## a_filter_reference_32x11
module a_filter_reference_32x11(
    input [31:0] x_in,
    input clk,
    input [5:0] reset,
    output [31:0] y_out);
    wire [10:0] a1_1;
    wire [10:0] a1_2;
    wire [10:0] a1_3;
    wire [10:0] a1_4;
    wire [10:0] b1;
    assign a1_1 = -11'sd208;
    assign a1_2 = -11'sd1021;
    assign a1_3 = -11'sd930;
    assign a1_4 = -11'sd1010;
    assign b1 = 11'sd307;
    wire [31:0] y_1;
    wire [31:0] y_2;
    wire [31:0] y_3;
    wire [31:0] y_4;
    wire [31:0] y_5;
    fos_exact_v4 first_stage(x_in,a1_4,clk,reset[0],y_1);
    fos_exact_v3 second_stage(y_1,a1_3,b1,clk,reset[1],y_2);
    fos_exact_v2 third_stage(y_2,a1_2,clk,reset[2],y_3);
    fos_exact_v2 fourth_stage(y_3,a1_2,clk,reset[3],y_4);
    fos_exact_v1 fifth_stage(y_4,a1_1,clk,reset[4],y_5);
    fos_exact_v1 sixth_stage(y_5,a1_1,clk,reset[5],y_out);
endmodule
For scale: roughly 71 I/O pins, ~55000 sq um of cells after synthesis.
Settings: LEC_CHECK=0, CAP_MARGIN=40, CORE_MARGIN=2, CORE_UTILIZATION=70, CTS_CLUSTER_DIAMETER=201, CTS_CLUSTER_SIZE=41, PLACE_DENSITY_LB_ADDON=0.02, SLEW_MARGIN=20; clock period 4.37 ns.
run.sh (not shown) runs the stock make flow with config.mk's settings and CLKGATE_MAP_FILE=.
The first run died in global routing on GRT-0116.
Then changed:
Settings changed: CAP_MARGIN 40 to 20, CORE_UTILIZATION 70 to 66, CTS_CLUSTER_DIAMETER 201 to not set, CTS_CLUSTER_SIZE 41 to not set, PLACE_DENSITY_LB_ADDON 0.02 to not set.
Clock period 4.37 ns to 9.92 ns, I/O delays scaled along.
What happened:
- The changed run completed with no timing, DRC or antenna violations
- die size is higher by 6.0%
- synthesized cell count does not change
- area after synthesis stays the same

========
## oak
Starting RTL as in the previous note.
clock: 3.64 ns
lec_check: 0
cap_margin: 20
core_margin: 2
core_utilization: 72
cts_cluster_diameter: 307
cts_cluster_size: 95
place_density: 0.38
slew_margin: 20
tns_end_percent: 5
What ended oak was a tool error in global routing (5_1_grt); the run never finished.
Edits applied to the flow inputs when going from oak to pine:
- a change of PLACE_DENSITY from 0.38 to 0.67
- a deleted CTS_CLUSTER_SIZE that had been 95
- a deleted TNS_END_PERCENT that had been 5
- an added MAX_ROUTING_LAYER of met4
- a deleted CTS_CLUSTER_DIAMETER that had been 307
- a change of the clock period (ns, I/O delays scaled along) from 3.64 to 7.46
- pine finished all stages; however, its layout fails the closing checks, the failures being setup timing.
- pine against oak: post-DP HPWL -25%; post-cts resize count -182; unique cell type count in the Yosys netlist ~0 delta; placer's final routability congestion estimate -5.5%; worst setup timing slack at the placement stage +2.53 ns.
- NOTE: post-CTS setup buffer count in pine falls short of that of oak
- When pine is measured against oak, its area of placed instances turns out about 14% lower.
- Number of buffers added by the clock tree synthesis step: pine vs oak up 49
The inputs of birch differ from those of pine as listed below.
- clearing PLACE_DENSITY, which used to be 0.67
- clearing MAX_ROUTING_LAYER, which used to be met4
- swapping 72 for 66 in CORE_UTILIZATION
### Flow results
None of the runs pine and birch ends with a clean layout. Although it ran to completion, birch produced a layout that fails the final checks because of setup timing. birch vs. pine: final cell count increased about 1.2%, least setup slack across all paths after layout picked up an extra 0.17 ns.
--- input diff birch..maple ---
- the clock period (ns, I/O delays scaled along): 7.46 -> 7.43
--- outcome ---
In maple the implementation ran to completion but is not tape-out ready, as the final checks report setup timing.
birch and maple ended up with nearly the same HPWL after detailed placement.
Summary of the comparison: count of cell instances traversed by the critical path is higher in maple, relative to birch.

========
Starting RTL as in the previous note.
make LEC_CHECK=0 ABC_AREA=1 CAP_MARGIN=20 CELL_PAD_IN_SITES_GLOBAL_PLACEMENT=3 CORE_MARGIN=2 CORE_UTILIZATION=69 GPL_TIMING_DRIVEN=1 MIN_ROUTING_LAYER=met2 PLACE_DENSITY_LB_ADDON=0.15 SETUP_SLACK_MARGIN=-0.39 SLEW_MARGIN=20 TNS_END_PERCENT=70 finish   # period 5.65 ns
The first run failed in global placement without I/O (3_1_place_gp_skip_io).
Rerun with:
==> flow/config.mk (replaced) <==
export PLATFORM = sky130hd
export DESIGN_NAME = a_filter_reference_32x11
export DESIGN_NICKNAME = a_filter_reference_32x11
export VERILOG_FILES = /design/flow/design.v
export SDC_FILE = /design/flow/constraint.sdc
export NUM_CORES = 4
export LEC_CHECK = 0
export CAP_MARGIN = 20
export CORE_MARGIN = 2
export CORE_UTILIZATION = 28
export SLEW_MARGIN = 20
==> flow/constraint.sdc (replaced) <==
create_clock -name core_clock -period 8.86 [get_ports {clk}]
set_input_delay 1.7720 -clock core_clock [delete_from_list [all_inputs] [get_ports {clk}]]
set_output_delay 1.7720 -clock core_clock [all_outputs]
set_load 0.01 [all_outputs]
Now the flow went through all stages and came out clean. Area after synthesis goes down by roughly a tenth. Die size goes up by well over a third. Synthesized cell count goes down by a quarter to a third.
